==> xenon: inputs <==
// Cinema
module Cinema(input [17:0]SW, input clk, input rst, output reg [17:0]LEDR , input [3:0]KEY, output [7:0]HEX0,
			  output [7:0]HEX4, output [7:0]HEX5, output [7:0]HEX6, output [7:0]HEX7, output [7:0]HEX1, output [7:0]HEX2, output [7:0]HEX3);
integer filmeEscolhido;  
integer filme;  
integer horarioEscolhido;  
integer horario;  
integer assentoEscolhido;  
reg [17:0] assento11;  
reg [17:0] assento12;  
reg [17:0] assento21;  
reg [17:0] assento22;  
integer valorInserido;  
integer valor;  
integer pago;  
integer quantidadeDeIngresso;  
integer trocoFeito;  
integer troco;  
wire [7:0]F = 4'hF;  
wire [7:0]H = 4'hC;  
reg [7:0]dFilme;  
reg [7:0]dHorario;  
reg [7:0]display1;  
reg [7:0]display2;  
reg [7:0]display3;  
reg [7:0]display4;  
integer bouncing;  
integer bouncing2;  
integer i;  
integer pagoAgora;  
always@(posedge clk) begin
  if (rst) begin  
    filmeEscolhido <= 0; filme <= 0; horarioEscolhido <= 0; horario <= 0; assentoEscolhido <= 0;
    assento11 <= 0; assento12 <= 0; assento21 <= 0; assento22 <= 0;
    valorInserido <= 0; valor <= 0; pago <= 0; quantidadeDeIngresso <= 0; trocoFeito <= 0; troco <= 0;
    dFilme <= 0; dHorario <= 0; display1 <= 0; display2 <= 0; display3 <= 0; display4 <= 0;
    bouncing <= 0; LEDR <= 0;
  end else begin
    if(!filmeEscolhido && bouncing == 0) begin  
		troco = 0;
        if(KEY == 4'b1110) begin  
            filme = 1;  
            filmeEscolhido = 1;  
            dFilme = 4'h1;  
            bouncing = 1;  
        end
        if(KEY == 4'b1101) begin  
            filme = 2;  
            filmeEscolhido = 1;  
  ...
==> flow/config.mk <==
export PLATFORM = sky130hd
export DESIGN_NAME = Cinema
export DESIGN_NICKNAME = Cinema
export VERILOG_FILES = /design/flow/design.v
export SDC_FILE = /design/flow/constraint.sdc
export NUM_CORES = 4
export LEC_CHECK = 0
export ABC_AREA = 0
export CAP_MARGIN = 0
export CELL_PAD_IN_SITES_GLOBAL_PLACEMENT = 0
export CORE_MARGIN = 3
export CORE_UTILIZATION = 66
export MAX_ROUTING_LAYER = met5
export PLACE_DENSITY = 0.65
export SLEW_MARGIN = 20
export TNS_END_PERCENT = 80
==> flow/constraint.sdc <==
create_clock -name core_clock -period 15.7 [get_ports {clk}]
set_input_delay 3.1400 -clock core_clock [delete_from_list [all_inputs] [get_ports {clk}]]
set_output_delay 3.1400 -clock core_clock [all_outputs]
set_load 0.01 [all_outputs]
run.sh (not shown) runs the stock make flow with config.mk's settings and CLKGATE_MAP_FILE=.
==> inputs of raven, as changes to xenon <==
Settings changed: ABC_AREA 0 to unset, CAP_MARGIN 0 to 20, CELL_PAD_IN_SITES_GLOBAL_PLACEMENT 0 to unset, CORE_MARGIN 3 to 6, CORE_UTILIZATION 66 to 40, MAX_ROUTING_LAYER met5 to unset, PLACE_DENSITY 0.65 to unset, PLACE_DENSITY_LB_ADDON set to 0.06, TNS_END_PERCENT 80 to unset.
==> flow/constraint.sdc (replaced) <==
create_clock -name core_clock -period 20.0 [get_ports {clk}]
set_input_delay 4.0000 -clock core_clock [delete_from_list [all_inputs] [get_ports {clk}]]
set_output_delay 4.0000 -clock core_clock [all_outputs]
set_load 0.01 [all_outputs]
==> inputs of indigo, as changes to xenon <==
Settings changed: ABC_AREA 0 to 1, CAP_MARGIN 0 to 20, CELL_PAD_IN_SITES_GLOBAL_PLACEMENT 0 to unset, CORE_MARGIN 3 to 2, CORE_UTILIZATION 66 to 72, CTS_CLUSTER_DIAMETER set to 170, CTS_CLUSTER_SIZE set to 98, MAX_ROUTING_LAYER met5 to unset, PLACE_DENSITY 0.65 to unset, TNS_END_PERCENT 80 to unset.
==> flow/constraint.sdc (replaced) <==
create_clock -name core_clock -period 13.0 [get_ports {clk}]
set_input_delay 2.6000 -clock core_clock [delete_from_list [all_inputs] [get_ports {clk}]]
set_output_delay 2.6000 -clock core_clock [all_outputs]
set_load 0.01 [all_outputs]
==> results.json <==
{
  "lastStage": "global routing",
  "post_cts_buffers": 23,
  "synth_area_per_cell_um2": 6.77,
  "syn_area_um2": 17300,
  "simple_gate_area_frac": 0.258,
  "met3_usage": 0.356,
  "ys_sh_mux": 0,
  "fa_ha_area_frac": 0.159,
  "tool.error": "[ERROR GRT-0232] Routing congestion too high. Check the congestion heatmap in the GUI.",
  "outcome": "aborted with a tool error"
}
The numbers above come from indigo.

==> results.json <==
{
  "simple_gate_area_frac": 0.240,
  "outcome": "complete, but fails checks",
  "so.violations": "setup timing",
  "synth_area_per_cell_um2": 7.71,
  "fin_ws_ns": -0.652,
  "setup_viol": 70,
  "ys_sh_mux": 0.0223,
  "met3_usage": 0.0453,
  "post_cts_buffers": 17
}
The numbers above come from xenon.

==> results.json <==
{
  "post_cts_buffers": 0,
  "fa_ha_area_frac": 0.157,
  "met3_usage": 0.0302,
  "syn_area_um2": 17700,
  "dieArea_um2": 49600,
  "ys_sh_mux": 0.0223,
  "synth_area_per_cell_um2": 7.71,
  "hold_buffers": 0,
  "grt_use_met1": 0.234,
  "simple_gate_area_frac": 0.240,
  "outcome": "no timing/DRC/antenna violations"
}
The numbers above come from raven.


* * *

==> exp/willow <==
Starting RTL as in the previous note.
==> flow/config.mk <==
export PLATFORM = sky130hd
export DESIGN_NAME = Cinema
export DESIGN_NICKNAME = Cinema
export VERILOG_FILES = /design/flow/design.v
export SDC_FILE = /design/flow/constraint.sdc
export NUM_CORES = 4
export LEC_CHECK = 0
export CAP_MARGIN = 25
export CORE_MARGIN = 2
export CORE_UTILIZATION = 40
export CTS_CLUSTER_SIZE = 56
export GPL_TIMING_DRIVEN = 0
export SLEW_MARGIN = 20
==> flow/constraint.sdc <==
create_clock -name core_clock -period 15.8 [get_ports {clk}]
set_input_delay 3.1600 -clock core_clock [delete_from_list [all_inputs] [get_ports {clk}]]
set_output_delay 3.1600 -clock core_clock [all_outputs]
set_load 0.01 [all_outputs]
==> inputs of exp/harbor, as changes to exp/willow <==
==> flow/config.mk (replaced) <==
export PLATFORM = sky130hd
export DESIGN_NAME = Cinema
export DESIGN_NICKNAME = Cinema
export VERILOG_FILES = /design/flow/design.v
export SDC_FILE = /design/flow/constraint.sdc
export NUM_CORES = 4
export LEC_CHECK = 0
export ABC_AREA = 1
export CAP_MARGIN = 20
export CORE_MARGIN = 2
export CORE_UTILIZATION = 72
export CTS_CLUSTER_DIAMETER = 371
export CTS_CLUSTER_SIZE = 98
export SLEW_MARGIN = 20
export TNS_END_PERCENT = 5
==> flow/constraint.sdc (replaced) <==
create_clock -name core_clock -period 10.8 [get_ports {clk}]
set_input_delay 2.1600 -clock core_clock [delete_from_list [all_inputs] [get_ports {clk}]]
set_output_delay 2.1600 -clock core_clock [all_outputs]
set_load 0.01 [all_outputs]
==> inputs of exp/nickel, as changes to exp/willow <==
==> flow/config.mk (replaced) <==
export PLATFORM = sky130hd
export DESIGN_NAME = Cinema
export DESIGN_NICKNAME = Cinema
export VERILOG_FILES = /design/flow/design.v
export SDC_FILE = /design/flow/constraint.sdc
export NUM_CORES = 4
export LEC_CHECK = 0
export CAP_MARGIN = 20
export CORE_MARGIN = 2
export CORE_UTILIZATION = 40
export SLEW_MARGIN = 20
==> flow/constraint.sdc (replaced) <==
create_clock -name core_clock -period 19.2 [get_ports {clk}]
set_input_delay 3.8400 -clock core_clock [delete_from_list [all_inputs] [get_ports {clk}]]
set_output_delay 3.8400 -clock core_clock [all_outputs]
set_load 0.01 [all_outputs]
==> inputs of exp/fjord, as changes to exp/willow <==
==> flow/config.mk (replaced) <==
export PLATFORM = sky130hd
export DESIGN_NAME = Cinema
export DESIGN_NICKNAME = Cinema
export VERILOG_FILES = /design/flow/design.v
export SDC_FILE = /design/flow/constraint.sdc
export NUM_CORES = 4
export LEC_CHECK = 0
export ABC_AREA = 1
export CAP_MARGIN = 15
export CORE_MARGIN = 2
export CORE_UTILIZATION = 72
export CTS_CLUSTER_DIAMETER = 91
export CTS_CLUSTER_SIZE = 72
export SETUP_SLACK_MARGIN = -0.8
export SLEW_MARGIN = 20
==> flow/constraint.sdc (replaced) <==
create_clock -name core_clock -period 11.2 [get_ports {clk}]
set_input_delay 2.2400 -clock core_clock [delete_from_list [all_inputs] [get_ports {clk}]]
set_output_delay 2.2400 -clock core_clock [all_outputs]
set_load 0.01 [all_outputs]
==> summary of the runs <==
In exp/willow the non-clock buffer count is higher than in exp/nickel, by 156.
In critical path depth, exp/nickel and exp/willow do not differ.
exp/nickel finished clean. exp/willow completed, yet does not pass: setup timing. exp/fjord died in 5_1_grt. exp/harbor never finished: it broke off in 5_1_grt, error GRT-0232.
Against exp/willow, the register-to-register slack of exp/nickel is better by 3500 ps.
